--- flow/config.mk ---
export PLATFORM = sky130hd
export DESIGN_NAME = ARMProcessor
export DESIGN_NICKNAME = ARMProcessor
export VERILOG_FILES = /design/flow/design.v
export SDC_FILE = /design/flow/constraint.sdc
export NUM_CORES = 4
export LEC_CHECK = 0
export CAP_MARGIN = 15
export CELL_PAD_IN_SITES_DETAIL_PLACEMENT = 0
export CORE_MARGIN = 7
export CORE_UTILIZATION = 56
export CTS_CLUSTER_DIAMETER = 363
export CTS_CLUSTER_SIZE = 22
export MAX_ROUTING_LAYER = met4
export MIN_ROUTING_LAYER = met2
export PLACE_DENSITY_LB_ADDON = 0.07
export SLEW_MARGIN = 5
--- flow/constraint.sdc ---
create_clock -name core_clock -period 10.2 [get_ports {clk}]
set_input_delay 2.0400 -clock core_clock [delete_from_list [all_inputs] [get_ports {clk}]]
set_output_delay 2.0400 -clock core_clock [all_outputs]
set_load 0.01 [all_outputs]
--- flow/design.v ---
module ALU(
	input[31:0] SrcA,
	input[31:0] SrcB,
	input[3:0] ALUOp,
	output reg[31:0] ALUResult,
	output reg[3:0] ALUFlags
	);
	always @ (*)
	begin
		ALUFlags = 4'b0000;
		if(SrcA == SrcB)
			ALUFlags[2] = 1'b1;
		case(ALUOp)
			4'b0010:
			begin
				ALUResult = SrcA - SrcB;
			end
			4'b0100:
			begin
				ALUResult = SrcA + SrcB;
			end
			4'b1010:
			begin
				ALUResult = SrcA - SrcB;
			end
			4'b1101:
			begin
				ALUResult = SrcB;
			end
			default:
			begin
				ALUResult = 32'h00000000;
			end
		endcase
	end
endmodule
module Extend(  
	input[23:0] in,
	input[1:0] ImmSrc,
	output reg[31:0] ExtImm
	);
	integer i;
	always @ (*)
	begin
		case(ImmSrc  )
		  2'b00:
		begin
			ExtImm[7:0] = in[7:0];
			for(i=8; i<32; i=i+1)
				ExtImm[i] = in[7];
		end
		  2'b01:
		begin
			ExtImm[11:0] = in[11:0];
			for(i=12; i<32; i=i+1)
				ExtImm[i] = 'b0;
		end
		  2'b10:
		begin
			ExtImm[1:0] = 2'b00;
			ExtImm[25:2] = in[23:0];
			for(i=26; i<32; i=i+1)
				ExtImm[i] = in[23];
		end
		default:
			ExtImm = 'h00000000;
		endcase
	end
endmodule
module RegisterFile(
	input clk, 
	input reset, 
	input we,
	input[1:0] RegSrc,
	input[3:0] addr1,
	input[3:0] addr2,
	input[3:0] addr3,
	input[3:0] waddr,
	input[31:0] wdata,
	input[31:0] pcin,
	output reg[31:0] data1,
	output reg[31:0] data2,
	output reg[31:0] data3,
	output[31:0] pcout
	);
	reg[31:0] registers[15:0];
	integer idx;
	assign pcout = registers[15];
	always @ (posedge clk)
	begin
		if (reset)
		begin
			for(idx=0; idx<=15; idx=idx+1) begin
				registers[idx] <= 'h00000000;
			end
		end
		else  
		begin
			if(  we)
			begin
				if(RegSrc[0] != 1'b1)
					registers[waddr] <= wdata;
				else
					registers[14] <= registers[15] + 'd4;
			end
			if(  waddr != 4'b1111 || RegSrc[0] == 1'b1 || we == 1'b0)
				registers[15] <= pcin;
		end
	end
	always @ (*)
	begin
		begin
			if(  addr1 == 15)
			begin
				data1 = registers[15] + 32'd8;
			end
			else
			begin
				data1 = registers[addr1];
			end
			if(  addr2 == 15)
			begin
				data2 = registers[15] + 32'd8;
			end
			else
			begin
				if (  RegSrc[1] == 1'b0)
					data2 = registers[addr2];
				else
					data2 = registers[waddr];
			end
			if(  addr3 == 15)
			begin
				data3 = registers[15] + 32'd8;
			end
			else
			begin
				data3 = registers[addr3];
			end
		end
	end
endmodule
module Decoder (
	input[1:0] op,
	input[5:0] funct,
	output reg MemtoReg,
	output reg ALUSrc,
	output reg[1:0] ImmSrc,
	output reg[1:0] RegSrc,
	output reg[3:0] ALUOp,
	output reg Svalue
	);
	always @(*)
	begin
		case (op)
			2'b00:
			begin
				MemtoReg = 1'b0;
				ALUOp = funct[4:1];
				Svalue = funct[0];
				if(funct[5] == 1'b1)
				begin
					ALUSrc = 1'b1;
					ImmSrc = 2'b00;  
					RegSrc = 2'b00;
				end
				else
				begin
					ALUSrc = 1'b0;
					ImmSrc = 2'b00;
					RegSrc = 2'b00;
				end
			end
			2'b01:
			begin
				MemtoReg = 1'b1;
				ALUOp = (funct[3] == 1'b1) ? 4'b0100 : 4'b0010;
				Svalue = 1'b0;
				if(funct[5] == 1'b0)
				begin
					ALUSrc = 1'b1;
					ImmSrc = 2'b01;
					RegSrc = 2'b00;
				end
				else 
				begin
					ALUSrc = 1'b0;
					ImmSrc = 2'b01;
					RegSrc = 2'b00;				
				end
			end
			2'b10:
			begin
				MemtoReg = 1'b0;
				ALUOp = 4'b0100;
				Svalue = 1'b0;
				ALUSrc = 1'b1;
				ImmSrc = 2'b10;
				RegSrc = 2'b01;
			end
			default:
			begin
				MemtoReg = 1'b0;
				ALUOp = 4'b0000;
				Svalue = 1'b0;
				ALUSrc = 1'b0;
				ImmSrc = 2'b00;
				RegSrc = 2'b00;
			end
		endcase
	end
endmodule
module ConditionalLogic (
	input clk,
	input reset,
	input[1:0] op,
	input[5:0] funct,
	input[3:0] cond,
	input[3:0] ALUFlags,
	output reg PCSrc,
	output reg RegWrite,
	output reg MemWrite
	);
	reg condEx;
	reg Zero;
	always @(posedge clk)
	begin
		if (reset)
			Zero <= 1'b0;
		else if (op == 2'b00 && funct[4:1] == 4'b1010 && condEx == 1'b1)
			Zero <= ALUFlags[2];
	end
	always @(*)
	begin
		case(cond)
			4'b0000: condEx = (Zero == 1'b1) ? 1'b1 : 1'b0;
			4'b0001: condEx = (Zero == 1'b0) ? 1'b1 : 1'b0;
			default: condEx = 1'b1;
		endcase
	end
	always @(*)
	begin
		case(op)
			2'b00: 
			begin
				PCSrc = 1'b0;
				MemWrite = 1'b0;
				if(condEx == 1'b1)
					RegWrite = (funct[4:1] == 4'b0010 || funct[4:1] == 4'b0100 || funct[4:1] == 4'b1101) ? 1'b1 : 1'b0;
				else
					RegWrite = 1'b0;
			end
			2'b01:
			begin
				PCSrc = 1'b0;
				if(condEx == 1'b1)
				begin
					MemWrite = ~funct[0];
					RegWrite = funct[0];
				end
				else
				begin
					MemWrite = 1'b0;
					RegWrite = 1'b0;
				end
			end
			2'b10:
			begin
				MemWrite = 1'b0;
				if(condEx == 1'b1)
				begin
					PCSrc = 1'b1;
					RegWrite = (funct[4] == 1'b1) ? 1'b1 : 1'b0;
				end
				else
				begin
					PCSrc = 1'b0;
					RegWrite = 1'b0;
				end
			end
			default:
			begin
				PCSrc = 1'b0;
				MemWrite = 1'b0;
				RegWrite = 1'b0;
			end
		endcase
	end
endmodule
module ControlUnit(
	input clk,
	input reset,
	input[3:0] ALUFlags,
	input[3:0] cond,
	input[1:0] op,
	input[5:0] funct,
	output[3:0] ALUOp,
	output[1:0] ImmSrc,
	output[1:0] RegSrc,
	output PCSrc,
	output RegWrite,
	output MemWrite,
	output MemtoReg,
	output ALUSrc,
	output Svalue
	);
	Decoder _decoder(
		.op			(op),
		.funct		(funct),
		.MemtoReg	(MemtoReg),
		.ALUSrc		(ALUSrc),
		.ImmSrc		(ImmSrc),
		.RegSrc		(RegSrc),
		.ALUOp 		(ALUOp),
		.Svalue		(Svalue));
	ConditionalLogic _conditional(
		.clk		(clk),
		.reset		(reset),
		.op			(op),
		.funct		(funct),
		.cond		(cond),
		.ALUFlags	(ALUFlags),
		.PCSrc		(PCSrc),
		.RegWrite	(RegWrite),
		.MemWrite	(MemWrite));
endmodule
module ARMProcessor(
	input clk,
	input reset,
	output[31:0] pc,
	input[31:0] inst,
	input nIRQ,
	output[3:0] be,
	output[31:0] memaddr,
	output memwrite,
	output memread,
	output[31:0] writedata,
	input[31:0] readdata
	);
	assign pc = pctmp;
	assign be = 4'b1111;  
	wire[3:0] ReadAddr1, ReadAddr2, WriteAddr;
	wire[31:0] ReadData1, ReadData2, ReadData3;
	wire[31:0] Result, ExtImm, SrcB, ALUResult, PCPlus4, PCBranch, pctmp;
	wire[3:0] ALUOp, ALUFlags;
	wire[1:0] RegSrc, ImmSrc;
	wire PCSrc, RegWrite, MemWrite, MemtoReg, ALUSrc, Svalue;
	wire[31:0] NextPC;
	assign ReadAddr1 = inst[19:16];
	assign ReadAddr2 = inst[3:0];
	assign WriteAddr = inst[15:12];
	assign memaddr = ALUResult;
	assign memwrite = MemWrite;
	assign memread = 'b1;
	assign writedata = ReadData3;
	assign SrcB = (ALUSrc == 1'b0) ? ReadData2 : ExtImm;
	assign Result = (MemtoReg == 1'b0) ? ALUResult : readdata;
	assign PCPlus4 = pctmp + 32'd4;
	assign PCBranch = pctmp + ExtImm + 32'd8;
	assign NextPC = (PCSrc == 1'b0) ? PCPlus4 : PCBranch;
	ControlUnit _ControlUnit(
			.clk(clk),
			.reset(reset),
			.ALUFlags(ALUFlags), 
			.cond(inst[31:28]), 
			.op(inst[27:26]), 
			.funct(inst[25:20]), 
			.ALUOp(ALUOp), 
			.ImmSrc(ImmSrc), 
			.RegSrc(RegSrc),  
			.PCSrc(PCSrc), 
			.RegWrite(RegWrite), 
			.MemWrite(MemWrite), 
			.MemtoReg(MemtoReg), 
			.ALUSrc(ALUSrc), 
			.Svalue(Svalue)
	);
	RegisterFile _RegisterFile( 
			.clk(clk), 
			.reset(reset), 
			.we(RegWrite), 
			.RegSrc(RegSrc), 
			.addr1(ReadAddr1), 
			.addr2(ReadAddr2), 
			.addr3(WriteAddr),
			.waddr(WriteAddr), 
			.wdata(Result), 
			.pcin(NextPC), 
			.data1(ReadData1), 
			.data2(ReadData2), 
			.data3(ReadData3), 
			.pcout(pctmp)
	);
	Extend _Extend( 
		.in(inst[23:0]), 
		.ImmSrc(ImmSrc), 
		.ExtImm(ExtImm) 
	);
	ALU _ALU( 
		.SrcA(ReadData1), 
		.SrcB(SrcB), 
		.ALUOp(ALUOp), 
		.ALUFlags(ALUFlags), 
		.ALUResult(ALUResult) 
	); 
endmodule
--- flow/run.sh ---
#!/bin/bash
# the make line also repeats each setting of config.mk as NAME=value (left out here)
make -C /OpenROAD-flow-scripts/flow DESIGN_CONFIG=/design/flow/config.mk WORK_HOME=/design/flow/orfs CLKGATE_MAP_FILE= finish
==> results of run 1 <==
-- routing by layer --
layer,track usage [%],overflow
met5,-,-
met4,39.7,3
met3,78.9,4
met2,71.9,0
met1,-,-
-- per-stage QoR --
| step | cell area (um2) | setup WS [ns] |
|---|---|---|
| CTS | 42900 | 0.391 |
| detailed placement | 42100 | 0.403 |
| global placement | 42100 | 0.420 |
| floorplan | 39400 | 1.42 |
==> results.toml, run 1 <==
# physical design summary
[cts]
cts_buffer_depth = 3
post_cts_hold_buffer_count = 0
cts_post_setup_buffers_inserted = 0
clkSinkCount = 513
cts-resized-gates = 0
library_cell_used_as_clock_root_buffer = "sky130_fd_sc_hd__clkbuf_16"
ctsHtreeMaxLevel = 1
cts_buffers = 27

[synth]
seq_area_frac_synth_pct = 39.2
yosys_most_used_dff = "sky130_fd_sc_hd__edfxtp_1"
ys_cells = 3455
post-synth-top-count-cell = "sky130_fd_sc_hd__edfxtp_1"
area_leaders = "sky130_fd_sc_hd__edfxtp_1, sky130_fd_sc_hd__mux4_2, sky130_fd_sc_hd__nor2_1"
most_area_hungry_cell_type_in_the_yosys_netlist = "sky130_fd_sc_hd__edfxtp_1"
compound_area_share_pct = 13.3
postSynthCellCount = 3455
synthesis.area_per_instance_um2 = 11.4
ys.flops = 513
adder_share_pct = 4.36
ys_top_cells_by_count = "sky130_fd_sc_hd__edfxtp_1, sky130_fd_sc_hd__nor2_1, sky130_fd_sc_hd__mux4_2"
top_cell_area_share_pct = 39.1
enable_flop_cells = 512
synthDistinctLibCells = 108
synth.yosys.chip_area_um2 = 39300
synth-simple-area-share_pct = 12.0
synth-xor-area-share_pct = 2.19
yosys-mux-area-fraction_pct = 24.3
synth_async_sr_flop_share_pct = 0
largest_family_of_logic_cells_by_area = "multiplexers"
syn_area_um2 = 39300
synth.yosys.warnings = 5

[die]
core_util_floorplan_pct = 57.0
core_area_um2 = 68900
dieArea_um2 = 77700
die.size.y_um = 279
die_w_um = 279
fp-row-count = 96
pin_count = 169

[place]
numPlacedInstances = 4427
gpl.final_weighted_congestion = 1.11
detailed_place_hpwl_mm = 107
port_buffers = 162

[grt]
grt_remaining_overflow = 7
grt.total_usage_pct = 67.3

[status]
result_of_the_run = "aborted with a tool error"
haltStage = "5_1_grt"
tool.error = "[ERROR GRT-0116] Global routing finished with congestion. Check the congestion regions in the DRC Viewer."
==> run 2, diff against run 1 <==
- CAP_MARGIN: 15 -> 20
- CELL_PAD_IN_SITES_DETAIL_PLACEMENT: 0 -> not set
- CORE_MARGIN: 7 -> 2
- CORE_UTILIZATION: 56 -> 59
- CTS_CLUSTER_DIAMETER: 363 -> not set
- CTS_CLUSTER_SIZE: 22 -> not set
- MAX_ROUTING_LAYER: met4 -> not set
- MIN_ROUTING_LAYER: met2 -> not set
- PLACE_DENSITY_LB_ADDON: 0.07 -> not set
- SLEW_MARGIN: 5 -> 20
- clock period: 10.2 -> 4.62 ns (I/O delays scaled with it)
==> results.toml, run 2 <==
# physical design summary
[synth]
synth-xor-area-share_pct = 2.19
area_leaders = "sky130_fd_sc_hd__edfxtp_1, sky130_fd_sc_hd__mux4_2, sky130_fd_sc_hd__nor2_1"
ys_top_cells_by_count = "sky130_fd_sc_hd__edfxtp_1, sky130_fd_sc_hd__nor2_1, sky130_fd_sc_hd__mux4_2"
synthesis.area_per_instance_um2 = 11.4
postSynthCellCount = 3455
compound_area_share_pct = 13.3
post-synth-top-count-cell = "sky130_fd_sc_hd__edfxtp_1"
ys.flops = 513
adder_share_pct = 4.36
top_cell_area_share_pct = 39.1
synthDistinctLibCells = 108
yosys_most_used_dff = "sky130_fd_sc_hd__edfxtp_1"
enable_flop_cells = 512
synth.yosys.warnings = 5
largest_family_of_logic_cells_by_area = "multiplexers"
yosys-mux-area-fraction_pct = 24.3
ys_cells = 3455
synth_async_sr_flop_share_pct = 0
syn_area_um2 = 39300
synth.yosys.chip_area_um2 = 39300
most_area_hungry_cell_type_in_the_yosys_netlist = "sky130_fd_sc_hd__edfxtp_1"
synth-simple-area-share_pct = 12.0
seq_area_frac_synth_pct = 39.2

[grt]
grt_remaining_overflow = 148
grt.total_usage_pct = 77.5

[die]
core_util_floorplan_pct = 59.6
pin_count = 169
core_area_um2 = 65900
fp-row-count = 94
die.size.y_um = 262
die_w_um = 262
dieArea_um2 = 68600

[place]
place_ws_ns = -2.22
gpl.final_weighted_congestion = 1.06
port_buffers = 162
detailed_place_hpwl_mm = 125
placement.cell_area_um2 = 50100
numPlacedInstances = 5225

[cts]
clkSinkCount = 513
library_cell_used_as_clock_root_buffer = "sky130_fd_sc_hd__clkbuf_16"
cts_buffer_depth = 3
cts_buffers = 49
ctsHtreeMaxLevel = 2

[status]
haltStage = "5_1_grt"
tool.error = "[ERROR GRT-0232] Routing congestion too high. Check the congestion heatmap in the GUI."
result_of_the_run = "aborted with a tool error"
## run 2: what timing repair did
item / in CTS
hold buffers: 0
cloned: 9
setup buffers: 54
resized: 319
setup endpoints to repair: 480
pin swaps: 87
## run 2: metal layers
metal | global-route usage [%] | GRT overflow
met2 | 89.8 | 51
met4 | 68.8 | 65
met3 | 69.2 | 18
met5 | 53.3 | 2
met1 | 78.0 | 12
==> run 3, diff against run 2 <==
- CORE_UTILIZATION: 59 -> 28
- SETUP_SLACK_MARGIN: not set -> 2.5
- clock period: 4.62 -> 10.9 ns (I/O delays scaled with it)
==> results.toml, run 3 <==
# implementation run metrics
[status]
result_of_the_run = "timing/DRC/antenna clean"

[cts]
tritoncts = "done"
worstSkewPairLatency_ns = 0.65
library_cell_used_as_clock_root_buffer = "sky130_fd_sc_hd__clkbuf_16"
cts_buffer_depth = 3
clkSinkCount = 513
post_cts_hold_buffer_count = 0
ctsHtreeMaxLevel = 2
worst_setup_hold_path_clk_slew_ns = 0.08
cts_buffers = 51

[synth]
adder_share_pct = 4.36
ys_top_cells_by_count = "sky130_fd_sc_hd__edfxtp_1, sky130_fd_sc_hd__nor2_1, sky130_fd_sc_hd__mux4_2"
yosys-mux-area-fraction_pct = 24.3
postSynthCellCount = 3455
synthDistinctLibCells = 108
synthesis.area_per_instance_um2 = 11.4
area_leaders = "sky130_fd_sc_hd__edfxtp_1, sky130_fd_sc_hd__mux4_2, sky130_fd_sc_hd__nor2_1"
top_cell_area_share_pct = 39.1
synth-xor-area-share_pct = 2.19
synth-simple-area-share_pct = 12.0
synth_async_sr_flop_share_pct = 0
post-synth-top-count-cell = "sky130_fd_sc_hd__edfxtp_1"
yosys_most_used_dff = "sky130_fd_sc_hd__edfxtp_1"
ys_cells = 3455
synth.yosys.warnings = 5
compound_area_share_pct = 13.3
enable_flop_cells = 512
most_area_hungry_cell_type_in_the_yosys_netlist = "sky130_fd_sc_hd__edfxtp_1"
synth.yosys.chip_area_um2 = 39300
syn_area_um2 = 39300
largest_family_of_logic_cells_by_area = "multiplexers"
ys.flops = 513
seq_area_frac_synth_pct = 39.2

[route]
drc = 0
wl_per_cell_um = 30.5
final_wirelength_mm = 171
vias = 34200
drt_iter0_drc = 4949
route.antenna.remaining_nets = 0
detailedRoute.firstPassIterationCount = 6
detail_route.vias_per_cell = 6.07

[critical_path]
path_max_fanout = 38
worst_path_dominant_cell_family = "AND-OR/OR-AND gates"
setup.worst_path.end_class = "primary output"
type_of_origin_of_the_critical_path = "primary input"
timing.critical_path.arrival_ns = 6.65
cp_cell_sequence = "buf_6 > nand4_1 > buf_12 > o221ai_1 > ha_4 > and2_1 > nand3_2 > a21o_1 > a211oi_2 > a211oi_2 > o41a_1 > o41ai_4 > mux2i_2 > or3_4 > buf_6"
critical_path.reg2reg.startpoint = "_RegisterFile.registers[15][3]"
critical_path.startpoint = "inst[19]"
timing.critical_path.slowest_stage_cell = "sky130_fd_sc_hd__o221ai_1"
criticalPathCategory = "in2out"
worst_case_register_to_register_setup_slack_ns = 4.07
worst-path-stages = 15
timing.rr.end = "_RegisterFile.registers[14][30]"
worstPathBufferInverterCount = 3
worst_path_largest_cell_delay_ns = 0.86
critical_path.endpoint = "memaddr[29]"
worst_r2r_path_depth = 18
critPathRequiredTime_ns = 8.72

[timing]
finalHoldViolCount = 0
worst-slew-pin-transition_ns = 1.15
setup_tns_ns = 0
finalCriticalPeriod_ns = 8.83
final.period_utilization_pct = 81.0
unrepaired_setup_endpoints_after_global_routing = "yes"
report.final.slew_viol_count = 0
slew_headroom_pct = 22.5
maxClockFrequency_ghz = 0.113
setup-violations-final = 0
fin_worst_skew_ns = 0.0323
hold_slack_ns = 0.537

[place]
gpl.final_weighted_congestion = 0.963
detailed_place_hpwl_mm = 107
port_buffers = 162

[power_and_ir_drop]
power.switching_mw = 2.46
power.combinational.fraction_pct = 39.0
clkPwrFrac_pct = 26.5
p_sw_share_pct = 36.1
reported_clock_group_power_mw = 1.80
seqPwrFrac_pct = 34.5
power_density_nw_per_um2 = 141
combinational_power_mw = 2.66
total_leakage_power_nw = 17.2
irDropWorstVdd_v = 0.000113
power_leader = "combinational cells"
internal-power_mw = 4.35
pg_seq_mw = 2.35

[grt]
grt_remaining_overflow = 0
largest_net_degree_at_the_start_of_global_routing = 58
grt_pass1_vias = 32400
grt.total_usage_pct = 23.0
antenna_found_initial = 6
global_route_wire_length_before_repair_mm = 236

[hold_path]
hp-class = "reg2reg"
holdPathEnd = "_ControlUnit._conditional.Zero"
worst_hold_stages = 2
timing.hold.worst.start = "_ControlUnit._conditional.Zero"

[job]
drv_cap = 0
openroad.warnings = 66

[die]
die.size.y_um = 379
fp-row-count = 137
die_w_um = 379
dieArea_um2 = 143000
pin_count = 169
core_area_um2 = 139000
core_util_floorplan_pct = 28.2

[cells_and_area]
flow.area_growth_from_synthesis_pct = 23.4
final_nets = 3911
run 3: final cells by class:
type,count,area (um2)
fill,13600,90900
multi-input combinational,2572,23900
sequential,513,15400
timing repair buffer,483,4920
tap,1876,2350
clock buffer,64,1370
inverter,88,338
clock inverter,23,226
antenna,6,15.0
run 3: repair_timing:
| item | CTS | global route |
|---|---|---|
| buffers inserted | 109 | 56 |
| resized | 314 | 130 |
| cloned | 16 | 5 |
| setup endpoints to repair | 31 | 24 |
| pin swaps | 56 | 75 |
run 3: metrics by stage:
step	std cells	utilization (%)	setup WS, ns	area [um2]	total power, mW
3_5_place_dp	5345	31.0	0.343	43300	4.53
2_1_floorplan	3489	-	2.50	39500	3.73
5_1_grt	5620	34.8	2.07	48500	7.00
6_report	5625	34.8	2.07	48500	6.82
4_1_cts	5557	33.9	2.10	47200	6.56
3_3_place_gp	5344	31.0	0.497	43200	4.52
run 3: metal layers:
metal | vias to the layer above | part of all wire [%] | global-route usage (%)
met4 | 4 | 6.4 | 11.9
met5 | - | 0.014 | 0
met1 | 17000 | 36 | 29.6
met3 | 587 | 13 | 5.98
li1 | 13900 | - | -
met2 | 2657 | 44 | 35.5
==> run 4, diff against run 3 <==
- CORE_UTILIZATION: 28 -> 46
- SETUP_SLACK_MARGIN: 2.5 -> 1.13
- clock period: 10.9 -> 4.42 ns (I/O delays scaled with it)
==> results.toml, run 4 <==
# implementation run metrics
[place]
detailed_place_hpwl_mm = 128
gpl.final_weighted_congestion = 1.03
place_ws_ns = -2.55
port_buffers = 162
placement.cell_area_um2 = 50700

[route]
wl_per_cell_um = 31.2
route.antenna.remaining_nets = 0
final_wirelength_mm = 182
vias = 37800
detailedRoute.firstPassIterationCount = 7
drc = 0
detail_route.vias_per_cell = 6.49
drt_iter0_drc = 5270

[synth]
most_area_hungry_cell_type_in_the_yosys_netlist = "sky130_fd_sc_hd__edfxtp_1"
syn_area_um2 = 39300
postSynthCellCount = 3455
synthDistinctLibCells = 108
adder_share_pct = 4.36
synth-simple-area-share_pct = 12.0
post-synth-top-count-cell = "sky130_fd_sc_hd__edfxtp_1"
ys_cells = 3455
synth.yosys.chip_area_um2 = 39300
synth_async_sr_flop_share_pct = 0
ys.flops = 513
compound_area_share_pct = 13.3
synth-xor-area-share_pct = 2.19
synthesis.area_per_instance_um2 = 11.4
seq_area_frac_synth_pct = 39.2
ys_top_cells_by_count = "sky130_fd_sc_hd__edfxtp_1, sky130_fd_sc_hd__nor2_1, sky130_fd_sc_hd__mux4_2"
area_leaders = "sky130_fd_sc_hd__edfxtp_1, sky130_fd_sc_hd__mux4_2, sky130_fd_sc_hd__nor2_1"
enable_flop_cells = 512
yosys-mux-area-fraction_pct = 24.3
synth.yosys.warnings = 5
largest_family_of_logic_cells_by_area = "multiplexers"
yosys_most_used_dff = "sky130_fd_sc_hd__edfxtp_1"
top_cell_area_share_pct = 39.1

[timing]
setup-violations-final = 479
report.final.slew_viol_count = 0
finalHoldViolCount = 0
slew_headroom_pct = 39.6
worst-slew-pin-transition_ns = 0.906
fin_worst_skew_ns = 0.0341
unrepaired_setup_endpoints_after_global_routing = "yes"
postLayoutSetupSlackWorst_ns = -1.80
final.period_utilization_pct = 141
maxClockFrequency_ghz = 0.161
hold_slack_ns = 0.559
finalCriticalPeriod_ns = 6.22

[power_and_ir_drop]
power_density_nw_per_um2 = 341
power.combinational.fraction_pct = 45.8
total_leakage_power_nw = 22.5
reported_clock_group_power_mw = 4.78
power.switching_mw = 6.82
total_power_mw = 19.4
irDropWorstVdd_v = 0.000329
internal-power_mw = 12.6
clkPwrFrac_pct = 24.6
combinational_power_mw = 8.89
p_sw_share_pct = 35.2
pg_seq_mw = 5.73
power_leader = "combinational cells"
seqPwrFrac_pct = 29.6

[cts]
cts_buffers = 53
tritoncts = "done"
worstSkewPairLatency_ns = 0.64
ctsHtreeMaxLevel = 2
clkSinkCount = 513
library_cell_used_as_clock_root_buffer = "sky130_fd_sc_hd__clkbuf_16"
cts_buffer_depth = 3
worst_setup_hold_path_clk_slew_ns = 0.07
post_cts_hold_buffer_count = 0

[critical_path]
worst_case_register_to_register_setup_slack_ns = -1.17
timing.critical_path.mode_cell = "sky130_fd_sc_hd__buf_4"
worst_path_largest_cell_delay_ns = 0.49
worstPathBufferInverterCount = 7
worst_path_dominant_cell_family = "AND-OR/OR-AND gates"
critPathRequiredTime_ns = 3.54
critical_path.reg2reg.startpoint = "_RegisterFile.registers[15][4]"
timing.critical_path.arrival_ns = 5.34
cp_cell_sequence = "buf_4 > buf_8 > nand3_4 > nor3_4 > buf_4 > buf_4 > buf_4 > nand3_1 > xor2_2 > o21ai_0 > ha_4 > or3_4 > a211oi_2 > a211oi_2 > buf_4 > o41a_1 > o41ai_4 > mux2i_2 > or3_4 > buf_6"
timing.rr.end = "_RegisterFile.registers[14][28]"
critical_path.endpoint = "memaddr[29]"
worst_r2r_path_depth = 29
timing.critical_path.slowest_stage_cell = "sky130_fd_sc_hd__o21ai_0"
critical_path.startpoint = "_RegisterFile.registers[15][4]"
setup.worst_path.end_class = "primary output"
path_max_fanout = 5
worst-path-stages = 20
criticalPathCategory = "reg2out"
type_of_origin_of_the_critical_path = "flip-flop"

[status]
result_of_the_run = "failed layout checks"
layout.failed_checks = "negative setup slack"

[hold_path]
timing.hold.worst.start = "_ControlUnit._conditional.Zero"
holdPathEnd = "_ControlUnit._conditional.Zero"
worst_hold_stages = 2
hp-class = "reg2reg"

[cells_and_area]
area.combinational_um2 = 24800
seqCellArea_um2 = 15400
flow.area_growth_from_synthesis_pct = 44.7
nFillCells = 6427
final_nets = 4830
stdcell_area_um2 = 56800

[die]
die.size.y_um = 296
core_area_um2 = 84900
fp-row-count = 107
dieArea_um2 = 87700
pin_count = 169
core_util_floorplan_pct = 46.3
die_w_um = 296

[grt]
grt_pass1_vias = 38000
grt_remaining_overflow = 0
grt.total_usage_pct = 40.9
largest_net_degree_at_the_start_of_global_routing = 56
global_route_wire_length_before_repair_mm = 258
antenna_found_initial = 4

[job]
openroad.warnings = 67
drv_cap = 0
## run 4: per-stage QoR
step / setup TNS, ns / instances / utilization, %
floorplan: -209.06 / 3489 / -
global placement: -767.19 / 5535 / 59.7
detailed placement: -853.76 / 5535 / 59.7
CTS: -258.40 / 5748 / 65.4
global route: -380.28 / 5818 / 66.9
finish: -336.66 / 5820 / 67.0
## run 4: layout make-up
class                   instances  area share, %
well taps                    1144           2.52
repair buffers               1401           23.0
multi-input cells            2571           43.6
clock inverters                40          0.722
diodes                          3         0.0132
clock buffers                  60           2.45
inverters                      88          0.590
flip-flops and latches        513           27.1
## run 4: repair_timing
item                       4_1_cts  5_1_grt
pin swaps                      138       97
setup buffers                   96       68
setup endpoints to repair     1060     1060
hold endpoints to repair         0        0
gates resized                  514      150
cloned                          17        1
## run 4: metal layers
metal | GRT usage [%] | up-vias | share of wire (%)
li1 | - | 15700 | -
met1 | 51.8 | 18800 | 36
met2 | 62.3 | 2719 | 44
met3 | 15.1 | 606 | 14
met4 | 19.4 | 4 | 5.4
met5 | 0 | - | 0.014
==> run 5, diff against run 4 <==
- CORE_UTILIZATION: 46 -> 61
- CTS_CLUSTER_DIAMETER: not set -> 103
- CTS_CLUSTER_SIZE: not set -> 58
- SETUP_SLACK_MARGIN: 1.13 -> not set
- TNS_END_PERCENT: not set -> 5
==> results.toml, run 5 <==
# physical design summary
[synth]
enable_flop_cells = 512
synth_async_sr_flop_share_pct = 0
postSynthCellCount = 3455
syn_area_um2 = 39300
synth.yosys.chip_area_um2 = 39300
adder_share_pct = 4.36
largest_family_of_logic_cells_by_area = "multiplexers"
most_area_hungry_cell_type_in_the_yosys_netlist = "sky130_fd_sc_hd__edfxtp_1"
top_cell_area_share_pct = 39.1
ys_top_cells_by_count = "sky130_fd_sc_hd__edfxtp_1, sky130_fd_sc_hd__nor2_1, sky130_fd_sc_hd__mux4_2"
synthesis.area_per_instance_um2 = 11.4
seq_area_frac_synth_pct = 39.2
ys_cells = 3455
compound_area_share_pct = 13.3
area_leaders = "sky130_fd_sc_hd__edfxtp_1, sky130_fd_sc_hd__mux4_2, sky130_fd_sc_hd__nor2_1"
ys.flops = 513
yosys_most_used_dff = "sky130_fd_sc_hd__edfxtp_1"
post-synth-top-count-cell = "sky130_fd_sc_hd__edfxtp_1"
synth-xor-area-share_pct = 2.19
synthDistinctLibCells = 108
synth.yosys.warnings = 5
synth-simple-area-share_pct = 12.0
yosys-mux-area-fraction_pct = 24.3

[place]
detailed_place_hpwl_mm = 128
gpl.final_weighted_congestion = 1.01
placement.cell_area_um2 = 49800
port_buffers = 162

[cts]
ctsHtreeMaxLevel = 1
post_cts_hold_buffer_count = 0
cts_buffers = 14
clkSinkCount = 513
cts_buffer_depth = 3
library_cell_used_as_clock_root_buffer = "sky130_fd_sc_hd__clkbuf_16"

[status]
result_of_the_run = "aborted with a tool error"
haltStage = "5_1_grt"

[die]
dieArea_um2 = 66400
pin_count = 169
core_area_um2 = 64000
core_util_floorplan_pct = 61.4
die_w_um = 258
fp-row-count = 93
die.size.y_um = 258
[run 5: repair_timing]
item,4_1_cts
buffers inserted,57
setup endpoints to repair,497
cloned,10
resized,435
pin swaps,93
[run 5: stage by stage]
step | setup WS, ns | power [mW] | instances | util (%)
after floorplan | -1.12 | 9.33 | 3489 | -
after global placement | -2.52 | 12.8 | 5250 | 77.9
after CTS | -1.75 | 15.6 | 5335 | 81.8
after detailed placement | -2.71 | 13.0 | 5250 | 77.9
==> run 6, diff against run 5 <==
- CORE_UTILIZATION: 61 -> 58
- CTS_CLUSTER_DIAMETER: 103 -> not set
- CTS_CLUSTER_SIZE: 58 -> 37
- HOLD_SLACK_MARGIN: not set -> -0.04
==> results.toml, run 6 <==
# implementation run metrics
[critical_path]
worst-path-stages = 22
criticalPathCategory = "in2out"
worst_path_dominant_cell_family = "AND-OR/OR-AND gates"
worst_r2r_path_depth = 25
timing.rr.end = "_RegisterFile.registers[0][15]"
setup.worst_path.end_class = "primary output"
worstPathBufferInverterCount = 9
timing.critical_path.slowest_stage_cell = "sky130_fd_sc_hd__o211ai_1"
timing.critical_path.arrival_ns = 5.49
critical_path.startpoint = "inst[16]"
worst_path_largest_cell_delay_ns = 0.56
type_of_origin_of_the_critical_path = "primary input"
timing.critical_path.mode_cell = "sky130_fd_sc_hd__buf_6"
worst_case_register_to_register_setup_slack_ns = -0.99
critical_path.endpoint = "memaddr[29]"
critical_path.reg2reg.startpoint = "_RegisterFile.registers[5][10]"
cp_cell_sequence = "clkbuf_16 > buf_12 > buf_12 > mux4_2 > o211ai_1 > o221ai_2 > buf_6 > ha_4 > buf_6 > nor3_2 > nand2_2 > a211oi_4 > o31ai_4 > buf_6 > buf_6 > o21ai_4 > buf_6 > o2111ai_4 > a22oi_2 > mux2i_2 > or3_4 > buf_6"
critPathRequiredTime_ns = 3.54
path_max_fanout = 6

[timing]
unrepaired_setup_endpoints_after_global_routing = "yes"
report.final.slew_viol_count = 0
worst-slew-pin-transition_ns = 1.16
finalCriticalPeriod_ns = 6.37
final.period_utilization_pct = 144
slew_headroom_pct = 21.8
fin_worst_skew_ns = 0.0458
maxClockFrequency_ghz = 0.157
finalHoldViolCount = 0
setup-violations-final = 458
postLayoutSetupSlackWorst_ns = -1.95

[power_and_ir_drop]
power.combinational.fraction_pct = 45.1
total_leakage_power_nw = 21.9
power_leader = "combinational cells"
pg_seq_mw = 5.77
combinational_power_mw = 8.42
power.switching_mw = 6.84
power_density_nw_per_um2 = 341
internal-power_mw = 11.8
clkPwrFrac_pct = 24.0
reported_clock_group_power_mw = 4.47
irDropWorstVdd_v = 0.000393
seqPwrFrac_pct = 30.9
p_sw_share_pct = 36.7

[cells_and_area]
final_nets = 4757
stdcell_area_um2 = 54700
utilization_pct = 81.5
flow.area_growth_from_synthesis_pct = 39.3
nFillCells = 3657

[synth]
seq_area_frac_synth_pct = 39.2
adder_share_pct = 4.36
largest_family_of_logic_cells_by_area = "multiplexers"
ys_cells = 3455
post-synth-top-count-cell = "sky130_fd_sc_hd__edfxtp_1"
synth-simple-area-share_pct = 12.0
synth-xor-area-share_pct = 2.19
synth.yosys.warnings = 5
ys.flops = 513
synth.yosys.chip_area_um2 = 39300
postSynthCellCount = 3455
top_cell_area_share_pct = 39.1
syn_area_um2 = 39300
yosys_most_used_dff = "sky130_fd_sc_hd__edfxtp_1"
enable_flop_cells = 512
area_leaders = "sky130_fd_sc_hd__edfxtp_1, sky130_fd_sc_hd__mux4_2, sky130_fd_sc_hd__nor2_1"
most_area_hungry_cell_type_in_the_yosys_netlist = "sky130_fd_sc_hd__edfxtp_1"
compound_area_share_pct = 13.3
yosys-mux-area-fraction_pct = 24.3
synthDistinctLibCells = 108
synth_async_sr_flop_share_pct = 0
ys_top_cells_by_count = "sky130_fd_sc_hd__edfxtp_1, sky130_fd_sc_hd__nor2_1, sky130_fd_sc_hd__mux4_2"
synthesis.area_per_instance_um2 = 11.4

[route]
drt_iter0_drc = 7190
detail_route.vias_per_cell = 7.42
drc = 0
route.antenna.remaining_nets = 0
wl_per_cell_um = 34.3
final_wirelength_mm = 188
vias = 40600
detailedRoute.firstPassIterationCount = 11

[cts]
post_cts_hold_buffer_count = 0
clkSinkCount = 513
library_cell_used_as_clock_root_buffer = "sky130_fd_sc_hd__clkbuf_16"
worstSkewPairLatency_ns = 0.65
tritoncts = "done"
ctsHtreeMaxLevel = 2
cts_buffer_depth = 3
cts_buffers = 51
worst_setup_hold_path_clk_slew_ns = 0.07

[place]
port_buffers = 162
detailed_place_hpwl_mm = 122
placement.cell_area_um2 = 49800
gpl.final_weighted_congestion = 1.04

[status]
result_of_the_run = "failed layout checks"
layout.failed_checks = "negative setup slack"

[grt]
grt_busiest_layer = "met2"
antenna_found_initial = 11
global_route_track_usage_on_met2_pct = 76.1
largest_net_degree_at_the_start_of_global_routing = 114
grt_remaining_overflow = 0
grt_pass1_vias = 40400
global_route_wire_length_before_repair_mm = 262
grt_use_met1_pct = 60.3
globalRouteMet3Util_pct = 24.8
grt.total_usage_pct = 51.6

[die]
fp-row-count = 95
dieArea_um2 = 69800
die_w_um = 264
core_util_floorplan_pct = 58.5
core_area_um2 = 67200
pin_count = 169
die.size.y_um = 264

[job]
drv_cap = 0
openroad.warnings = 71

[hold_path]
holdPathEnd = "_ControlUnit._conditional.Zero"
hp-class = "reg2reg"
worst_hold_stages = 2
timing.hold.worst.start = "_ControlUnit._conditional.Zero"
## run 6: metrics by stage
step	power [mW]	instances	hold WS [ns]	setup WS [ns]	TNS (ns)
after floorplan	9.33	3489	0.451	-1.12	-244.78
after global placement	12.7	5247	0.540	-2.28	-639.16
after detailed placement	12.9	5247	0.554	-2.37	-716.24
after CTS	17.8	5433	0.562	-1.85	-263.20
after global routing	19.0	5470	0.581	-1.94	-366.17
final	18.7	5470	0.576	-1.95	-343.94
## run 6: area by class of cell
cell class	count	area [um2]	share of cell area [%]
repair buffers	1330	12000	21.9
clock inverters	35	304	0.556
well taps	873	1090	2.00
diodes	3	7.51	0.0137
multi-input cells	2571	24300	44.4
clock buffers	57	1300	2.37
inverters	88	333	0.608
flip-flops and latches	513	15400	28.1
## run 6: repair_timing
action / 4_1_cts / 5_1_grt
pin swaps: 106 / 86
setup buffers: 94 / 39
cloned: 6 / 2
setup endpoints to repair: 480 / 482
gates resized: 391 / 228
## run 6: per-layer routing
layer  up-vias  share of wire (%)
li1      15600                  -
met1     18900                 31
met2      4531                 42
met3      1519                 18
met4        16                9.2
met5         -               0.20
==> run 7, diff against run 6 <==
- CORE_UTILIZATION: 58 -> 65
- CTS_CLUSTER_SIZE: 37 -> not set
- HOLD_SLACK_MARGIN: -0.04 -> not set
- TNS_END_PERCENT: 5 -> not set
- clock period: 4.42 -> 4.34 ns (I/O delays scaled with it)
==> results.toml, run 7 <==
# physical design summary
[synth]
ys_top_cells_by_count = "sky130_fd_sc_hd__edfxtp_1, sky130_fd_sc_hd__nor2_1, sky130_fd_sc_hd__mux4_2"
synth-xor-area-share_pct = 2.19
most_area_hungry_cell_type_in_the_yosys_netlist = "sky130_fd_sc_hd__edfxtp_1"
top_cell_area_share_pct = 39.1
synthesis.area_per_instance_um2 = 11.4
ys_cells = 3455
ys.flops = 513
area_leaders = "sky130_fd_sc_hd__edfxtp_1, sky130_fd_sc_hd__mux4_2, sky130_fd_sc_hd__nor2_1"
yosys-mux-area-fraction_pct = 24.3
compound_area_share_pct = 13.3
postSynthCellCount = 3455
seq_area_frac_synth_pct = 39.2
synthDistinctLibCells = 108
adder_share_pct = 4.36
synth.yosys.warnings = 5
synth-simple-area-share_pct = 12.0
enable_flop_cells = 512
synth.yosys.chip_area_um2 = 39300
syn_area_um2 = 39300
synth_async_sr_flop_share_pct = 0
yosys_most_used_dff = "sky130_fd_sc_hd__edfxtp_1"
post-synth-top-count-cell = "sky130_fd_sc_hd__edfxtp_1"
largest_family_of_logic_cells_by_area = "multiplexers"

[die]
die_w_um = 250
core_area_um2 = 60000
core_util_floorplan_pct = 65.4
fp-row-count = 90
dieArea_um2 = 62400
pin_count = 169
die.size.y_um = 250

[cts]
clkSinkCount = 513
ctsHtreeMaxLevel = 2
cts_buffer_depth = 3
cts_buffers = 53
post_cts_hold_buffer_count = 0
library_cell_used_as_clock_root_buffer = "sky130_fd_sc_hd__clkbuf_16"

[place]
place_ws_ns = -2.31
port_buffers = 162
gpl.final_weighted_congestion = 1.09
detailed_place_hpwl_mm = 126

[status]
haltStage = "5_1_grt"
tool.error = "[ERROR GRT-0232] Routing congestion too high. Check the congestion heatmap in the GUI."
result_of_the_run = "aborted with a tool error"

[grt]
grt.total_usage_pct = 93.0
grt_remaining_overflow = 903
## run 7: what timing repair did
item | in CTS
gates resized | 416
gates cloned | 8
setup endpoints to repair | 497
pin swaps | 102
setup buffers | 71
## run 7: per-stage QoR
step | TNS, ns | std cells | cell area (um2)
CTS | -332.25 | 5305 | 54100
detailed placement | -766.17 | 5130 | 50100
floorplan | -233.34 | 3489 | 40500
global placement | -677.26 | 5130 | 50100
## run 7: metal layers
layer	overflow	global-route usage (%)
met1	143	91.7
met2	350	100
met3	138	87.7
met4	246	92.7
met5	26	79.6
==> run 8, diff against run 7 <==
- CORE_UTILIZATION: 65 -> 72
- CTS_CLUSTER_SIZE: not set -> 37
- PLACE_DENSITY_LB_ADDON: not set -> 0.27
- clock period: 4.34 -> 6.4 ns (I/O delays scaled with it)
==> results.toml, run 8 <==
# physical design summary
[synth]
synthDistinctLibCells = 108
synth-xor-area-share_pct = 2.19
synthesis.area_per_instance_um2 = 11.4
top_cell_area_share_pct = 39.1
postSynthCellCount = 3455
seq_area_frac_synth_pct = 39.2
post-synth-top-count-cell = "sky130_fd_sc_hd__edfxtp_1"
ys.flops = 513
synth-simple-area-share_pct = 12.0
ys_top_cells_by_count = "sky130_fd_sc_hd__edfxtp_1, sky130_fd_sc_hd__nor2_1, sky130_fd_sc_hd__mux4_2"
yosys_most_used_dff = "sky130_fd_sc_hd__edfxtp_1"
synth_async_sr_flop_share_pct = 0
adder_share_pct = 4.36
yosys-mux-area-fraction_pct = 24.3
largest_family_of_logic_cells_by_area = "multiplexers"
area_leaders = "sky130_fd_sc_hd__edfxtp_1, sky130_fd_sc_hd__mux4_2, sky130_fd_sc_hd__nor2_1"
syn_area_um2 = 39300
most_area_hungry_cell_type_in_the_yosys_netlist = "sky130_fd_sc_hd__edfxtp_1"
ys_cells = 3455
compound_area_share_pct = 13.3
synth.yosys.warnings = 5
enable_flop_cells = 512
synth.yosys.chip_area_um2 = 39300

[cts]
ctsHtreeMaxLevel = 2
clkSinkCount = 513
cts_buffer_depth = 3
post_cts_hold_buffer_count = 0
cts_buffers = 49
library_cell_used_as_clock_root_buffer = "sky130_fd_sc_hd__clkbuf_16"

[place]
place_ws_ns = -1.52
detailed_place_hpwl_mm = 115
port_buffers = 162
numPlacedInstances = 4685
gpl.final_weighted_congestion = 1.11

[grt]
grt.total_usage_pct = 84.6
grt_remaining_overflow = 121

[die]
pin_count = 169
die_w_um = 238
dieArea_um2 = 56400
core_area_um2 = 53900
core_util_floorplan_pct = 72.8
die.size.y_um = 238
fp-row-count = 85

[status]
haltStage = "5_1_grt"
tool.error = "[ERROR GRT-0116] Global routing finished with congestion. Check the congestion regions in the DRC Viewer."
result_of_the_run = "aborted with a tool error"
run 8: what timing repair did:
action,CTS
cloned,7
pin swaps,71
resized,317
setup endpoints to repair,31
buffers inserted,69
run 8: through the flow:
stage          hold slack, ns  instance area [um2]  TNS, ns
3_5_place_dp            0.518                46300   -57.96
3_3_place_gp            0.508                46300   -41.75
4_1_cts                 0.526                49400    -7.56
2_1_floorplan           0.451                39600   -0.293
run 8: routing by layer:
metal / track usage (%) / overflow
met1: 84.6 / 6
met2: 94.7 / 50
met3: 77.7 / 8
met4: 80.5 / 55
met5: 57.3 / 2
==> run 9, diff against run 8 <==
- CAP_MARGIN: 20 -> 15
- CELL_PAD_IN_SITES_DETAIL_PLACEMENT: not set -> 0
- CORE_UTILIZATION: 72 -> 70
- CTS_CLUSTER_DIAMETER: not set -> 363
- CTS_CLUSTER_SIZE: 37 -> 22
- PLACE_DENSITY: not set -> 0.65
- PLACE_DENSITY_LB_ADDON: 0.27 -> not set
- clock period: 6.4 -> 6.37 ns (I/O delays scaled with it)
==> results.toml, run 9 <==
# physical design summary
[die]
pin_count = 169
fp-row-count = 86
die.size.y_um = 241
die_w_um = 241
core_area_um2 = 55300
dieArea_um2 = 58000
core_util_floorplan_pct = 71.0

[synth]
synthesis.area_per_instance_um2 = 11.4
synth.yosys.chip_area_um2 = 39300
adder_share_pct = 4.36
synth_async_sr_flop_share_pct = 0
ys_top_cells_by_count = "sky130_fd_sc_hd__edfxtp_1, sky130_fd_sc_hd__nor2_1, sky130_fd_sc_hd__mux4_2"
compound_area_share_pct = 13.3
most_area_hungry_cell_type_in_the_yosys_netlist = "sky130_fd_sc_hd__edfxtp_1"
enable_flop_cells = 512
yosys_most_used_dff = "sky130_fd_sc_hd__edfxtp_1"
synthDistinctLibCells = 108
yosys-mux-area-fraction_pct = 24.3
synth-simple-area-share_pct = 12.0
post-synth-top-count-cell = "sky130_fd_sc_hd__edfxtp_1"
top_cell_area_share_pct = 39.1
area_leaders = "sky130_fd_sc_hd__edfxtp_1, sky130_fd_sc_hd__mux4_2, sky130_fd_sc_hd__nor2_1"
largest_family_of_logic_cells_by_area = "multiplexers"
synth-xor-area-share_pct = 2.19
synth.yosys.warnings = 5
syn_area_um2 = 39300
ys.flops = 513
ys_cells = 3455
postSynthCellCount = 3455
seq_area_frac_synth_pct = 39.2

[place]
place_ws_ns = -1.30
port_buffers = 162
numPlacedInstances = 4767
detailed_place_hpwl_mm = 117
gpl.final_weighted_congestion = 1.07

[status]
haltStage = "5_1_grt"
tool.error = "[ERROR GRT-0232] Routing congestion too high. Check the congestion heatmap in the GUI."
result_of_the_run = "aborted with a tool error"

[cts]
clkSinkCount = 513
cts_buffers = 27
cts_buffer_depth = 3
ctsHtreeMaxLevel = 1
post_cts_hold_buffer_count = 0
library_cell_used_as_clock_root_buffer = "sky130_fd_sc_hd__clkbuf_16"

[grt]
grt_remaining_overflow = 450
grt.total_usage_pct = 87.2
run 9: what timing repair did:
item,CTS
pin swaps,65
gates resized,314
buffers inserted,61
setup endpoints to repair,44
cloned,10
run 9: per-layer routing:
| metal | GRT overflow | GRT usage (%) |
|---|---|---|
| met1 | 54 | 87.0 |
| met2 | 139 | 95.4 |
| met3 | 82 | 80.8 |
| met4 | 157 | 84.5 |
| met5 | 18 | 69.1 |
run 9: stage by stage:
step	area [um2]	TNS [ns]	utilization [%]
3_3_place_gp	46400	-37.71	83.8
2_1_floorplan	39700	-0.0134	-
3_5_place_dp	46400	-55.03	83.8
4_1_cts	48800	-5.78	88.2
==> run 10, diff against run 9 <==
- CAP_MARGIN: 15 -> 20
- CELL_PAD_IN_SITES_DETAIL_PLACEMENT: 0 -> not set
- CELL_PAD_IN_SITES_GLOBAL_PLACEMENT: not set -> 2
- CORE_UTILIZATION: 70 -> 65
- CTS_CLUSTER_DIAMETER: 363 -> not set
- CTS_CLUSTER_SIZE: 22 -> not set
- HOLD_SLACK_MARGIN: not set -> 0.03
- MAX_ROUTING_LAYER: not set -> met5
- MIN_ROUTING_LAYER: not set -> met2
- PLACE_DENSITY: 0.65 -> 0.72
- SETUP_SLACK_MARGIN: not set -> 1.37
- TNS_END_PERCENT: not set -> 70
- clock period: 6.37 -> 7.8 ns (I/O delays scaled with it)
==> results.toml, run 10 <==
# physical design summary
[synth]
synthesis.area_per_instance_um2 = 11.4
enable_flop_cells = 512
largest_family_of_logic_cells_by_area = "multiplexers"
synthDistinctLibCells = 108
seq_area_frac_synth_pct = 39.2
yosys-mux-area-fraction_pct = 24.3
compound_area_share_pct = 13.3
syn_area_um2 = 39300
adder_share_pct = 4.36
area_leaders = "sky130_fd_sc_hd__edfxtp_1, sky130_fd_sc_hd__mux4_2, sky130_fd_sc_hd__nor2_1"
synth.yosys.chip_area_um2 = 39300
ys.flops = 513
synth-simple-area-share_pct = 12.0
postSynthCellCount = 3455
post-synth-top-count-cell = "sky130_fd_sc_hd__edfxtp_1"
ys_cells = 3455
synth_async_sr_flop_share_pct = 0
synth-xor-area-share_pct = 2.19
yosys_most_used_dff = "sky130_fd_sc_hd__edfxtp_1"
ys_top_cells_by_count = "sky130_fd_sc_hd__edfxtp_1, sky130_fd_sc_hd__nor2_1, sky130_fd_sc_hd__mux4_2"
top_cell_area_share_pct = 39.1
synth.yosys.warnings = 5
most_area_hungry_cell_type_in_the_yosys_netlist = "sky130_fd_sc_hd__edfxtp_1"

[die]
dieArea_um2 = 62400
fp-row-count = 90
die_w_um = 250
core_util_floorplan_pct = 65.4
core_area_um2 = 60000
die.size.y_um = 250

[status]
result_of_the_run = "aborted with a tool error"
haltStage = "3_1_place_gp_skip_io"
tool.error = "[ERROR GPL-0301] Utilization 108.173 % exceeds 100%."
==> run 11, diff against run 10 <==
- CAP_MARGIN: 20 -> 5
- CELL_PAD_IN_SITES_GLOBAL_PLACEMENT: 2 -> not set
- CORE_UTILIZATION: 65 -> 71
- CTS_CLUSTER_DIAMETER: not set -> 193
- HOLD_SLACK_MARGIN: 0.03 -> -0.09
- MAX_ROUTING_LAYER: met5 -> met4
- MIN_ROUTING_LAYER: met2 -> not set
- PLACE_DENSITY: 0.72 -> not set
- SETUP_SLACK_MARGIN: 1.37 -> 2.5
- TNS_END_PERCENT: 70 -> not set
- clock period: 7.8 -> 7.59 ns (I/O delays scaled with it)
==> results.toml, run 11 <==
# physical design summary
[status]
result_of_the_run = "aborted with a tool error"
haltStage = "5_1_grt"
tool.error = "[ERROR GRT-0232] Routing congestion too high. Check the congestion heatmap in the GUI."

[die]
fp-row-count = 86
pin_count = 169
core_area_um2 = 54900
dieArea_um2 = 57200
core_util_floorplan_pct = 71.6
die_w_um = 239
die.size.y_um = 239

[synth]
seq_area_frac_synth_pct = 39.2
yosys-mux-area-fraction_pct = 24.3
most_area_hungry_cell_type_in_the_yosys_netlist = "sky130_fd_sc_hd__edfxtp_1"
synthDistinctLibCells = 108
adder_share_pct = 4.36
area_leaders = "sky130_fd_sc_hd__edfxtp_1, sky130_fd_sc_hd__mux4_2, sky130_fd_sc_hd__nor2_1"
postSynthCellCount = 3455
synthesis.area_per_instance_um2 = 11.4
yosys_most_used_dff = "sky130_fd_sc_hd__edfxtp_1"
syn_area_um2 = 39300
ys.flops = 513
largest_family_of_logic_cells_by_area = "multiplexers"
synth-simple-area-share_pct = 12.0
enable_flop_cells = 512
post-synth-top-count-cell = "sky130_fd_sc_hd__edfxtp_1"
ys_top_cells_by_count = "sky130_fd_sc_hd__edfxtp_1, sky130_fd_sc_hd__nor2_1, sky130_fd_sc_hd__mux4_2"
synth_async_sr_flop_share_pct = 0
synth.yosys.chip_area_um2 = 39300
top_cell_area_share_pct = 39.1
compound_area_share_pct = 13.3
synth.yosys.warnings = 5
synth-xor-area-share_pct = 2.19
ys_cells = 3455

[cts]
cts_buffers = 50
clkSinkCount = 513
library_cell_used_as_clock_root_buffer = "sky130_fd_sc_hd__clkbuf_16"
ctsHtreeMaxLevel = 2
cts_buffer_depth = 3

[grt]
grt.total_usage_pct = 87.2
grt_remaining_overflow = 348

[place]
gpl.final_weighted_congestion = 1.05
detailed_place_hpwl_mm = 109
port_buffers = 162
==> run 11: routing by layer <==
layer,track usage [%],overflow
met1,86.8,52
met3,79.1,77
met2,95.6,121
met4,83.4,98
met5,-,-
==> run 11: stage by stage <==
| stage | setup slack [ns] | utilization (%) | instances | instance area [um2] | hold WS, ns |
|---|---|---|---|---|---|
| after CTS | 0.0703 | 88.4 | 4745 | 48500 | 0.501 |
| after global placement | -0.388 | 82.5 | 4561 | 45300 | 0.480 |
| after detailed placement | -0.527 | 82.5 | 4561 | 45300 | 0.488 |
| after floorplan | 0.779 | - | 3489 | 40400 | 0.451 |
==> run 11: timing repair <==
item                                    in CTS
setup buffers                               86
resized                                    286
gates cloned                                 6
endpoints found under the setup margin    1002
hold buffers                                 0
pin swaps                                   89
==> run 12, diff against run 11 <==
- CAP_MARGIN: 5 -> 20
- CORE_UTILIZATION: 71 -> 54
- CTS_CLUSTER_DIAMETER: 193 -> not set
- CTS_CLUSTER_SIZE: not set -> 37
- HOLD_SLACK_MARGIN: -0.09 -> not set
- MAX_ROUTING_LAYER: met4 -> not set
- SETUP_SLACK_MARGIN: 2.5 -> not set
- clock period: 7.59 -> 5.1 ns (I/O delays scaled with it)
==> results.toml, run 12 <==
# implementation run metrics
[synth]
yosys_most_used_dff = "sky130_fd_sc_hd__edfxtp_1"
syn_area_um2 = 39300
ys.flops = 513
top_cell_area_share_pct = 39.1
enable_flop_cells = 512
postSynthCellCount = 3455
synthDistinctLibCells = 108
seq_area_frac_synth_pct = 39.2
synth.yosys.chip_area_um2 = 39300
post-synth-top-count-cell = "sky130_fd_sc_hd__edfxtp_1"
synth.yosys.warnings = 5
most_area_hungry_cell_type_in_the_yosys_netlist = "sky130_fd_sc_hd__edfxtp_1"
ys_top_cells_by_count = "sky130_fd_sc_hd__edfxtp_1, sky130_fd_sc_hd__nor2_1, sky130_fd_sc_hd__mux4_2"
synth-xor-area-share_pct = 2.19
adder_share_pct = 4.36
synth-simple-area-share_pct = 12.0
ys_cells = 3455
compound_area_share_pct = 13.3
yosys-mux-area-fraction_pct = 24.3
synthesis.area_per_instance_um2 = 11.4
synth_async_sr_flop_share_pct = 0
area_leaders = "sky130_fd_sc_hd__edfxtp_1, sky130_fd_sc_hd__mux4_2, sky130_fd_sc_hd__nor2_1"
largest_family_of_logic_cells_by_area = "multiplexers"

[timing]
maxClockFrequency_ghz = 0.158
unrepaired_setup_endpoints_after_global_routing = "yes"
finalHoldViolCount = 0
report.final.slew_viol_count = 0
postLayoutSetupSlackWorst_ns = -1.22
setup-violations-final = 297
fin_worst_skew_ns = 0.0274
finalCriticalPeriod_ns = 6.32
final.period_utilization_pct = 124
slew_headroom_pct = 38.2
worst-slew-pin-transition_ns = 0.923

[die]
fp-row-count = 98
die_w_um = 274
pin_count = 169
die.size.y_um = 274
dieArea_um2 = 74900
core_area_um2 = 71700
core_util_floorplan_pct = 54.8

[job]
openroad.warnings = 67
drv_cap = 0

[grt]
grt.total_usage_pct = 48.5
global_route_wire_length_before_repair_mm = 262
antenna_found_initial = 6
grt_pass1_vias = 39500
grt_remaining_overflow = 0
largest_net_degree_at_the_start_of_global_routing = 93

[cells_and_area]
nFillCells = 4291
seqCellArea_um2 = 15400
final_nets = 4724
flow.area_growth_from_synthesis_pct = 42.0
area.combinational_um2 = 25000
stdcell_area_um2 = 55800

[route]
wl_per_cell_um = 33.9
detailedRoute.firstPassIterationCount = 10
final_wirelength_mm = 187
vias = 39500
drc = 0
drt_iter0_drc = 6506
detail_route.vias_per_cell = 7.16
route.antenna.remaining_nets = 0

[critical_path]
critical_path.endpoint = "memaddr[29]"
worstPathBufferInverterCount = 4
worst-path-stages = 18
worst_case_register_to_register_setup_slack_ns = -0.30
timing.rr.end = "_RegisterFile.registers[10][24]"
worst_path_dominant_cell_family = "AND-OR/OR-AND gates"
critPathRequiredTime_ns = 4.08
worst_r2r_path_depth = 26
worst_path_largest_cell_delay_ns = 0.62
path_max_fanout = 6
setup.worst_path.end_class = "primary output"
critical_path.reg2reg.startpoint = "_RegisterFile.registers[15][8]"
timing.critical_path.arrival_ns = 5.30
timing.critical_path.slowest_stage_cell = "sky130_fd_sc_hd__mux4_2"
cp_cell_sequence = "clkbuf_16 > buf_12 > mux4_2 > mux4_2 > nand3_2 > nand2_2 > inv_2 > ha_4 > a21o_1 > a21o_1 > a32oi_4 > a211oi_2 > a211oi_2 > o41a_1 > o41ai_4 > mux2i_2 > or3_4 > buf_6"
type_of_origin_of_the_critical_path = "primary input"
critical_path.startpoint = "inst[0]"
criticalPathCategory = "in2out"

[power_and_ir_drop]
reported_clock_group_power_mw = 4.19
clkPwrFrac_pct = 24.6
power_leader = "combinational cells"
power.switching_mw = 6.12
combinational_power_mw = 7.83
power.combinational.fraction_pct = 46.0
pg_seq_mw = 4.99
irDropWorstVdd_v = 0.000413
p_sw_share_pct = 36.0
total_leakage_power_nw = 21.8
power_density_nw_per_um2 = 305
seqPwrFrac_pct = 29.3
internal-power_mw = 10.9

[cts]
clkSinkCount = 513
cts_buffer_depth = 3
cts_buffers = 52
ctsHtreeMaxLevel = 2
worstSkewPairLatency_ns = 0.63
library_cell_used_as_clock_root_buffer = "sky130_fd_sc_hd__clkbuf_16"
worst_setup_hold_path_clk_slew_ns = 0.07
tritoncts = "done"

[place]
port_buffers = 162
gpl.final_weighted_congestion = 1.04
place_ws_ns = -2.21
placement.cell_area_um2 = 49400
detailed_place_hpwl_mm = 122

[hold_path]
holdPathEnd = "_ControlUnit._conditional.Zero"
hp-class = "reg2reg"
worst_hold_stages = 2
timing.hold.worst.start = "_ControlUnit._conditional.Zero"

[status]
result_of_the_run = "failed layout checks"
layout.failed_checks = "negative setup slack"
## run 12: layout make-up
class                   count  area share, %
multi-input cells        2571           44.9
flip-flops and latches    513           27.6
repair buffers           1296           21.6
clock buffers              60           2.39
well taps                 950           2.13
clock inverters            35          0.823
inverters                  88          0.601
diodes                      2        0.00897
## run 12: repair_timing
| item | 4_1_cts | 5_1_grt |
|---|---|---|
| hold buffers | 0 | 0 |
| resized | 565 | 179 |
| hold endpoints to repair | 0 | 0 |
| pin swaps | 187 | 106 |
| cloned | 25 | 0 |
| buffers inserted | 120 | 60 |
| endpoints found under the setup margin | 440 | 407 |
## run 12: per-layer routing
layer  vias to the layer above  part of all wire [%]  track usage, %  wire [um]
met5                         -                  0.17            1.28        312
met4                        14                   7.7            27.6      14400
met3                      1115                    17            21.4      31200
met2                      3821                    43            71.9      79700
met1                     19000                    33            58.9      61100
li1                      15500                     -               -          -
## run 12: through the flow
stage	TNS (ns)	utilization (%)	total power, mW	hold slack (ns)	cells
6_report	-71.89	77.7	17.0	0.539	5515
5_1_grt	-103.82	77.7	17.4	0.565	5513
4_1_cts	-58.53	76.4	16.3	0.532	5468
3_3_place_gp	-402.66	68.9	11.1	0.520	5246
2_1_floorplan	-26.78	-	8.18	0.451	3489
3_5_place_dp	-440.36	68.9	11.2	0.523	5246
==> run 13, diff against run 12 <==
- CORE_UTILIZATION: 54 -> 40
- CTS_CLUSTER_SIZE: 37 -> not set
- SETUP_SLACK_MARGIN: not set -> 0.45
- clock period: 5.1 -> 7.95 ns (I/O delays scaled with it)
==> results.toml, run 13 <==
# implementation run metrics
[status]
result_of_the_run = "timing/DRC/antenna clean"

[cts]
tritoncts = "done"
ctsHtreeMaxLevel = 2
worst_setup_hold_path_clk_slew_ns = 0.07
cts_buffers = 53
library_cell_used_as_clock_root_buffer = "sky130_fd_sc_hd__clkbuf_16"
cts_buffer_depth = 3
worstSkewPairLatency_ns = 0.64
post_cts_hold_buffer_count = 0
clkSinkCount = 513

[synth]
ys_top_cells_by_count = "sky130_fd_sc_hd__edfxtp_1, sky130_fd_sc_hd__nor2_1, sky130_fd_sc_hd__mux4_2"
yosys-mux-area-fraction_pct = 24.3
synthesis.area_per_instance_um2 = 11.4
largest_family_of_logic_cells_by_area = "multiplexers"
synth_async_sr_flop_share_pct = 0
synth-simple-area-share_pct = 12.0
postSynthCellCount = 3455
most_area_hungry_cell_type_in_the_yosys_netlist = "sky130_fd_sc_hd__edfxtp_1"
ys_cells = 3455
seq_area_frac_synth_pct = 39.2
compound_area_share_pct = 13.3
synthDistinctLibCells = 108
top_cell_area_share_pct = 39.1
syn_area_um2 = 39300
enable_flop_cells = 512
synth.yosys.chip_area_um2 = 39300
ys.flops = 513
synth.yosys.warnings = 5
yosys_most_used_dff = "sky130_fd_sc_hd__edfxtp_1"
area_leaders = "sky130_fd_sc_hd__edfxtp_1, sky130_fd_sc_hd__mux4_2, sky130_fd_sc_hd__nor2_1"
post-synth-top-count-cell = "sky130_fd_sc_hd__edfxtp_1"
adder_share_pct = 4.36
synth-xor-area-share_pct = 2.19

[hold_path]
worst_hold_stages = 2
timing.hold.worst.start = "_ControlUnit._conditional.Zero"
hp-class = "reg2reg"
holdPathEnd = "_ControlUnit._conditional.Zero"

[critical_path]
worst-path-stages = 21
path_max_fanout = 6
worstPathBufferInverterCount = 7
critical_path.startpoint = "inst[0]"
worst_r2r_path_depth = 37
critical_path.reg2reg.startpoint = "_RegisterFile.registers[15][4]"
timing.critical_path.slowest_stage_cell = "sky130_fd_sc_hd__mux4_2"
timing.rr.end = "_RegisterFile.registers[1][29]"
criticalPathCategory = "in2out"
critical_path.endpoint = "memaddr[29]"
critPathRequiredTime_ns = 6.36
cp_cell_sequence = "clkbuf_16 > buf_12 > buf_6 > mux4_2 > a21oi_1 > a2111oi_4 > a21oi_2 > buf_4 > ha_4 > buf_6 > nand3b_1 > a21o_1 > a21o_4 > a211oi_4 > a211oi_2 > buf_4 > o41a_1 > o41ai_4 > mux2i_1 > or3_1 > buf_2"
timing.critical_path.arrival_ns = 6.03
worst_path_dominant_cell_family = "AND-OR/OR-AND gates"
type_of_origin_of_the_critical_path = "primary input"
worst_case_register_to_register_setup_slack_ns = 0.85
setup.worst_path.end_class = "primary output"
worst_path_largest_cell_delay_ns = 0.49

[route]
detailedRoute.firstPassIterationCount = 6
final_wirelength_mm = 161
wl_per_cell_um = 30.4
drt_iter0_drc = 4760
drc = 0
n_antenna_cell = 0
route.antenna.remaining_nets = 0
vias = 34300
detail_route.vias_per_cell = 6.45

[timing]
finalHoldViolCount = 0
fin_worst_skew_ns = 0.0211
slew_headroom_pct = 20.5
maxClockFrequency_ghz = 0.131
final.period_utilization_pct = 95.9
report.final.slew_viol_count = 0
unrepaired_setup_endpoints_after_global_routing = "yes"
finalCriticalPeriod_ns = 7.62
setup-violations-final = 0
worst-slew-pin-transition_ns = 1.19

[die]
core_util_floorplan_pct = 40.5
core_area_um2 = 97000
die_w_um = 317
die.size.y_um = 317
fp-row-count = 114
pin_count = 169
dieArea_um2 = 101000

[job]
drv_cap = 0
openroad.warnings = 68

[place]
numPlacedInstances = 5130
detailed_place_hpwl_mm = 111
gpl.final_weighted_congestion = 0.977
port_buffers = 162
placement.cell_area_um2 = 45500

[power_and_ir_drop]
irDropWorstVdd_v = 0.000171
internal-power_mw = 6.10
seqPwrFrac_pct = 33.9
clkPwrFrac_pct = 26.4
reported_clock_group_power_mw = 2.49
power.combinational.fraction_pct = 39.7
total_leakage_power_nw = 18.5
power.switching_mw = 3.34
power_leader = "combinational cells"
power_density_nw_per_um2 = 192
p_sw_share_pct = 35.4
combinational_power_mw = 3.75
pg_seq_mw = 3.20

[cells_and_area]
flow.area_growth_from_synthesis_pct = 25.1
utilization_pct = 50.6
final-instance-count-excl-fill = 5308
final_nets = 4195
stdcell_area_um2 = 49100

[grt]
antenna_found_initial = 7
grt.total_usage_pct = 31.6
largest_net_degree_at_the_start_of_global_routing = 107
global_route_wire_length_before_repair_mm = 230
grt_pass1_vias = 33700
grt_remaining_overflow = 0
-- run 13: area by class of cell --
type | instances | area, um2
clock inverters | 37 | 302
clock buffers | 57 | 1340
fillers | 8646 | 47900
flip-flops and latches | 513 | 15400
multi-input cells | 2571 | 23200
inverters | 88 | 330
well taps | 1276 | 1600
repair buffers | 766 | 6960
-- run 13: repair_timing --
item | in CTS | in global routing
gates cloned | 8 | 2
gates resized | 163 | 157
endpoints found under the setup margin | 25 | 40
pin swaps | 30 | 54
buffers inserted | 44 | 30
endpoints found under the hold margin | 0 | 0
-- run 13: through the flow --
step	TNS [ns]	hold WS [ns]	setup slack, ns	power (mW)
final	0	0.541	0.327	9.44
after global routing	0	0.557	0.259	9.75
after CTS	0	0.522	0.265	9.21
after detailed placement	-5.30	0.513	-0.537	6.63
after global placement	-5.18	0.505	-0.584	6.61
after floorplan	0	0.451	0.460	5.11
-- run 13: layer usage --
layer | up-vias | routed length (um) | global-route usage (%)
met3 | 449 | 20200 | 8.50
met2 | 2369 | 73700 | 49.8
met1 | 17000 | 58500 | 40.5
li1 | 14400 | - | -
met4 | 8 | 8670 | 14.9
met5 | - | 145 | 0
Power figures rest on the tool's default switching activity, not on a simulated workload.
